wip/nickel:
## auv_top
module auv_top #(
    parameter integer ADDR_WIDTH = 24,
    parameter integer ROM_SIZE = 16384,
    parameter [ADDR_WIDTH-1:0] RST_VECTOR = 'h0,
    localparam integer RomSizeWords = ROM_SIZE / 4,
    localparam integer RomWidth = $clog2(RomSizeWords)
) (
    input   logic                       clk, rst_n,
    output  logic   [RomWidth-1:0]      imem_adr,
    input   logic   [31:0]              imem_dat,
    output  logic   [ADDR_WIDTH-1:0]    wb_adr_o,
    input   logic   [15:0]              wb_dat_i,
    output  logic   [15:0]              wb_dat_o,
    output  logic   [ 1:0]              wb_sel_o,
    output  logic                       wb_we_o, wb_stb_o, wb_cyc_o,
    input   logic                       wb_ack_i, wb_stall_i
);
Settings: LEC_CHECK=0, CAP_MARGIN=20, CORE_ASPECT_RATIO=0.55, CORE_MARGIN=7, CORE_UTILIZATION=27, CTS_CLUSTER_SIZE=80, GPL_ROUTABILITY_DRIVEN=1, GPL_TIMING_DRIVEN=1, PLACE_DENSITY=0.75, SETUP_SLACK_MARGIN=1.61, SLEW_MARGIN=20; clock period 10.7 ns.
run.sh (not shown) runs the stock make flow with config.mk's settings and CLKGATE_MAP_FILE=.
Relative to wip/nickel, the following input files were edited for wip/maple:
# wip/nickel
export LEC_CHECK = 0
export CAP_MARGIN = 20
export CORE_ASPECT_RATIO = 0.55
export CORE_MARGIN = 7
export CORE_UTILIZATION = 27
export CTS_CLUSTER_SIZE = 80
export GPL_ROUTABILITY_DRIVEN = 1
export GPL_TIMING_DRIVEN = 1
export PLACE_DENSITY = 0.75
export SETUP_SLACK_MARGIN = 1.61
export SLEW_MARGIN = 20
create_clock -name core_clock -period 10.7 [get_ports {clk}]
# wip/maple
export LEC_CHECK = 0
export CAP_MARGIN = 20
export CORE_MARGIN = 2
export CORE_UTILIZATION = 54
export SLEW_MARGIN = 20
create_clock -name core_clock -period 11.6 [get_ports {clk}]
## What came out
- wip/maple -> wip/nickel: per-instance average area after synthesis delta 0, exact match
- wip/maple ended with less buffer-and-inverter tally for the worst setup path than wip/nickel.
- In wip/maple, the area overhead of the layout relative to synthesis came out 4.4 points below the value in wip/nickel.
- Re layout clock buffer count: wip/nickel was lower than wip/maple.
- Compared with wip/nickel, wip/maple improves area inside the core boundary.
- Looking at total instance count after detailed placement, wip/maple sits 1314 below wip/nickel.
- Lower sequential share of layout area among wip/nickel and wip/maple: wip/nickel
- Compared with wip/nickel, wip/maple shows a higher maximum vdd ir drop.
Modified inputs, wip/zinc compared to wip/maple
# wip/maple
export LEC_CHECK = 0
export CAP_MARGIN = 20
export CORE_MARGIN = 2
export CORE_UTILIZATION = 54
export SLEW_MARGIN = 20
create_clock -name core_clock -period 11.6 [get_ports {clk}]
# wip/zinc
export LEC_CHECK = 0
export CAP_MARGIN = 20
export CORE_MARGIN = 2
export CORE_UTILIZATION = 52
export SLEW_MARGIN = 20
create_clock -name core_clock -period 6.5 [get_ports {clk}]
==> comparison <==
- Looking only at data required time of the worst path, and setting everything else aside, the higher value of wip/zinc and wip/maple goes to wip/maple.
- When wip/zinc is measured against wip/maple, its routed wire length on met3 turns out 1800 um higher.
- wip/maple and wip/zinc: one clean run, wip/maple; the rest did not finish clean.
- The final report for wip/zinc shows a completed flow and a layout that fails verification, specifically setup timing.
- Diff wip/maple -> wip/zinc: share of the clock period used by the worst path went up by 11 points; logic gate share of total power went up by 4.2 points.
[inputs] wip/fjord vs wip/zinc
# wip/zinc
export LEC_CHECK = 0
export CAP_MARGIN = 20
export CORE_MARGIN = 2
export CORE_UTILIZATION = 52
export SLEW_MARGIN = 20
create_clock -name core_clock -period 6.5 [get_ports {clk}]
# wip/fjord
export LEC_CHECK = 0
export CAP_MARGIN = 20
export CORE_MARGIN = 2
export CORE_UTILIZATION = 62
export SETUP_SLACK_MARGIN = 1.35
export SLEW_MARGIN = 20
create_clock -name core_clock -period 9.54 [get_ports {clk}]
Findings:
- Compared with wip/zinc, wip/fjord shows a higher placement-stage worst setup slack.
- wip/fjord against wip/zinc: placeable core area has decreased, last weighted congestion value of the routability-driven placer +0.017.
- As for a clean layout from wip/fjord and wip/zinc, there is none.
- Although wip/zinc finished all stages, its layout failed final checks on setup timing.

build 63:
Starting RTL as in the previous note.
make LEC_CHECK=0 CAP_MARGIN=25 CELL_PAD_IN_SITES_DETAIL_PLACEMENT=1 CELL_PAD_IN_SITES_GLOBAL_PLACEMENT=1 CORE_ASPECT_RATIO=0.74 CORE_MARGIN=4 CORE_UTILIZATION=40 CTS_CLUSTER_DIAMETER=283 MIN_ROUTING_LAYER=met2 PLACE_DENSITY_LB_ADDON=0.0 SLEW_MARGIN=20 finish   # period 12.0 ns
FAIL build 63 @ global routing (5_1_grt): tool exited with error
Here is what was changed in the inputs of build 1 compared with build 63.
Settings: CTS_CLUSTER_DIAMETER changed from 283 to 100; MAX_ROUTING_LAYER newly set to met4; CELL_PAD_IN_SITES_GLOBAL_PLACEMENT removed (was 1); CORE_UTILIZATION changed from 40 to 72; CORE_MARGIN changed from 4 to 2; PLACE_DENSITY_LB_ADDON removed (was 0.0); CELL_PAD_IN_SITES_DETAIL_PLACEMENT removed (was 1); SETUP_SLACK_MARGIN newly set to -0.67; MIN_ROUTING_LAYER removed (was met2); CAP_MARGIN changed from 25 to 0; CTS_CLUSTER_SIZE newly set to 75; CORE_ASPECT_RATIO removed (was 0.74); the clock period (ns, I/O delays scaled along) changed from 12.0 to 6.85.
### Flow results
- Build 1 did not run to completion, as it errored out during global routing (5_1_grt).
- Changes observed in build 1 relative to build 63: initial cell density of the core went up 32 points; cell area after placement held; number of placement rows went down 14.
- Reported for build 1 and build 63, number of synthesized flops with an enable pin turned out identical to the last digit.
- [compare] base=build 63 new=build 1: post-cts repair resize count rose by 2; setup fix buffers added after clock tree synthesis stayed essentially flat; setup slack at placement fell by 1.88 ns.
- Looking only at die size, and setting everything else aside, the higher value of build 1 and build 63 goes to build 63.
- Diff build 63..build 1 | and-or/or-and share of the synthesized area | unchanged
- Area of the placeable core: build 1 and build 63 compared, lower one is build 1
Here is what was changed in the inputs of build 92 compared with build 1.
Settings: changing CORE_UTILIZATION from 72 to 57; changing SETUP_SLACK_MARGIN from -0.67 to 1.65; removing CTS_CLUSTER_DIAMETER (formerly 100); setting TNS_END_PERCENT to 5 for the first time; changing CAP_MARGIN from 0 to 20; removing CTS_CLUSTER_SIZE (formerly 75); changing the clock period (ns, I/O delays scaled along) from 6.85 to 6.5.
Findings:
- The log for build 92 ends in global routing (5_1_grt) with error ODB-0269, so the run never completed.
- The total half-perimeter wirelength after legalization and detailed placement in build 92 sits 25% above the value recorded for build 1.
- Number of buffers inserted to repair setup after CTS | build 92 above build 1
- From build 1 to build 92 the numbers moved as follows: post-placement cell area climbed about 5%; TritonCTS buffer count climbed 200%; count of distinct cell types in the synthesized netlist barely changed.
- Build 1 → build 92: final weighted congestion in routability-driven placement now smaller, die area moved up, placed instance count increased 494.
- ~same count of pins on the block boundary in build 92 and build 1
The following lists how build 34 was set up differently from build 92:
Settings: PLACE_DENSITY_LB_ADDON: unset -> 0.22; CORE_MARGIN: 2 -> 3; CORE_UTILIZATION: 57 -> 72; CORE_ASPECT_RATIO: unset -> 0.91; TNS_END_PERCENT: 5 -> unset; CTS_CLUSTER_SIZE: unset -> 45; MAX_ROUTING_LAYER: met4 -> unset; SLEW_MARGIN: 20 -> 15; SETUP_SLACK_MARGIN: 1.65 -> unset; the clock period (ns, I/O delays scaled along): 6.5 -> 14.3.
### Flow results
Build 34 never completed, since it errored out during global routing (5_1_grt). Share of synthesized cell area in and-or and or-and compound cells came out exactly the same in build 34 and build 92. From build 34 to build 92, share of synthesized cell area in and, or, nand and nor gates did not move at all. The run showing the greater chip height is build 92. Build 34 vs. build 92: floorplan row count shows a reduction of about 16%; number of cells upsized or downsized after cts shows a reduction of 470; effective utilization at floorplan shows an increase of 16 points. Area after synthesis: build 92 vs build 34 identical.
#### Input delta (build 51 over build 34)
Settings: SLEW_MARGIN now 20, was 15; PLACE_DENSITY_LB_ADDON no longer set, was 0.22; CORE_UTILIZATION now 40, was 72; CORE_ASPECT_RATIO no longer set, was 0.91; CORE_MARGIN now 2, was 3; CTS_CLUSTER_SIZE no longer set, was 45; the clock period (ns, I/O delays scaled along) now 11.6, was 14.3.
==> comparison <==
- Among build 34 and build 51, the run that stopped before the end is build 34, and it is the only one.
- Build 51 vs. build 34: number of synthesized flops with an enable pin essentially unchanged; final weighted congestion in routability-driven placement decreased 22%; overall die width increased about 27%; synthesized area essentially unchanged.
- On row count: between build 51 and build 34, it ends up higher for build 51.
- The height of the chip of build 51 is higher than that of build 34.
- In build 51, setup slack after placement is lower than in build 34.
- Changes observed in build 51 relative to build 34: number of instances resized during post-cts repair flat; cell total after placement now larger; die area higher.
Power and IR drop assume default switching activity.
